run A:
## top_coldstorage
module top_coldstorage(
  input         clk,           
  input         rst_n,         
  output        led_fan,       
  output        led_hum,       
  input         sda_lcd_in,
  output        sda_lcd_oe,
  output        scl_lcd,
  input         rx,
  output        tx
);
Size: roughly 3200 cells after synthesis, about 520 flip-flops, about 9 I/O pins, ~27000 um2 of cells after synthesis.
make LEC_CHECK=0 ABC_AREA=1 CAP_MARGIN=20 CORE_ASPECT_RATIO=0.91 CORE_MARGIN=2 CORE_UTILIZATION=72 CTS_CLUSTER_DIAMETER=216 GPL_ROUTABILITY_DRIVEN=1 GPL_TIMING_DRIVEN=1 HOLD_SLACK_MARGIN=0.29 PLACE_DENSITY=0.35 SETUP_SLACK_MARGIN=-0.22 SLEW_MARGIN=20 finish   # period 3.66 ns
run.sh (not shown) runs the stock make flow with config.mk's settings and CLKGATE_MAP_FILE=.
From the logs: run A reached the end of the flow and failed the layout checks with setup timing.
## Diff of input files: run B against run A
Settings: clearing SETUP_SLACK_MARGIN, which used to be -0.22; clearing HOLD_SLACK_MARGIN, which used to be 0.29; clearing GPL_TIMING_DRIVEN, which used to be 1; clearing PLACE_DENSITY, which used to be 0.35; clearing CTS_CLUSTER_DIAMETER, which used to be 216; swapping 72 for 70 in CORE_UTILIZATION; clearing CORE_ASPECT_RATIO, which used to be 0.91; clearing GPL_ROUTABILITY_DRIVEN, which used to be 1; clearing ABC_AREA, which used to be 1; swapping 3.66 for 6.72 in the clock period (ns, I/O delays scaled along).
Findings:
- Run B completed every stage of the flow, and the final layout passed the timing, DRC and antenna checks.
- Run A -> run B: synthesized chip area reported by yosys increased slightly
- Wire: run B routes less than run A
- From run A to run B the numbers moved as follows: detail-routed net length per standard cell now larger; time the final worst path needs with I/O delays and setup now larger; pin count of the biggest net entering global routing now smaller; tap cell instance count now larger; synthesized cell count now smaller.
- Taking run A as the reference, in run B total power per unit cell area has decreased; width of the die lost about 2.7%.
- Sort run A and run B by proportion of cell area occupied by multi-input gates, descending, and run B comes first.
Setup changes, run B to run C
Settings: SETUP_SLACK_MARGIN: unset -> -0.1; ABC_AREA: unset -> 1; the clock period (ns, I/O delays scaled along): 6.72 -> 3.0.
### Flow results
STATUS run=run C STAGES=ALL_DONE FINAL_CHECKS=FAILED CAUSE=setup timing
When run C is measured against run B, its global routing usage on met2 turns out 13 points higher.
Looking only at sequential share of layout area, and setting everything else aside, the higher value of run B and run C goes to run B.
~same DRC violations left in run B and run C
Of run B and run C, run B shows the higher chip area estimate from yosys synthesis, with run C below it.
Between run B and run C, the switching power summed over all nets is higher for run C.
Comparing run B and run C, clock buffer instance count of the final layout is lower on run B.
Going from run B to run C, minimum period implied by the final worst setup slack moved down; post-layout instance count excluding filler cells increased about 18%; clock share of power dropped 6.7 points; met1 wire length higher; post-cts hold buffer count now larger.
diff inputs: run C => run D
Settings: changing CORE_UTILIZATION from 70 to 24; removing ABC_AREA (formerly 1); removing SETUP_SLACK_MARGIN (formerly -0.1); changing the clock period (ns, I/O delays scaled along) from 3.0 to 11.1.
## What came out
Run D went all the way through the flow, and no timing, DRC or antenna check failed.
Run D leaves more setup margin than run C.
Run C → run D: count of cells along the worst register-to-register path dropped 9, routed wire length dropped about 28%.
Run C consumes more power than run D.
Run C ended up with fewer cell instances than run D did.
Run D ended with less critical path depth than run C.
For clock transition at the registers of the reported paths, run D and run C come out practically identical.
Diff run C -> run D: met1 track demand over resource went down by 30 points; minimum clock period after layout went up.
Compared with run C, the router placed fewer vias in run D.
Power in the clock group (run D vs. run C) decreases by more than half

* * *

top_coldstorage again, from the RTL that the note above started with.
Design top_coldstorage, start of the top module:
module top_coldstorage(
  input         clk,           
  input         rst_n,         
  output        led_fan,       
  output        led_hum,       
  input         sda_lcd_in,
  output        sda_lcd_oe,
  output        scl_lcd,
  input         rx,
  output        tx
);
export LEC_CHECK = 0
export ABC_AREA = 1
export CAP_MARGIN = 20
export CORE_MARGIN = 2
export CORE_UTILIZATION = 72
export CTS_CLUSTER_DIAMETER = 29
export PLACE_DENSITY = 0.35
export SETUP_SLACK_MARGIN = 1.25
export SLEW_MARGIN = 20
create_clock -name core_clock -period 4.15 [get_ports {clk}]
The starting point failed in 5_1_grt on GRT-0232.
==> next run, changes <==
Settings changed: ABC_AREA 1 to unset, CTS_CLUSTER_DIAMETER 29 to 27, PLACE_DENSITY 0.35 to unset, SETUP_SLACK_MARGIN 1.25 to 1.09.
Clock period 4.15 ns to 3.66 ns, I/O delays scaled along.
=>
- The new run finished but fails on setup timing
- die size grows by 0.94%
- synthesized cell count shrinks by 9.5%
- area after synthesis is higher by 0.96%
==> next run, changes <==
Settings changed: CORE_UTILIZATION 72 to 70, CTS_CLUSTER_DIAMETER 27 to unset.
Clock period 3.66 ns to 4.44 ns, I/O delays scaled along.
After rerunning:
- This time the run finished clean
- cell area went down by roughly a tenth
- sequential power went down by about a fifth
- core utilization went down by 12 points
- hold slack improves by 99 ps
- die size went up by a few percent
- count of clock-buffer cells in the layout went down by 73
Power and IR drop assume default switching activity.
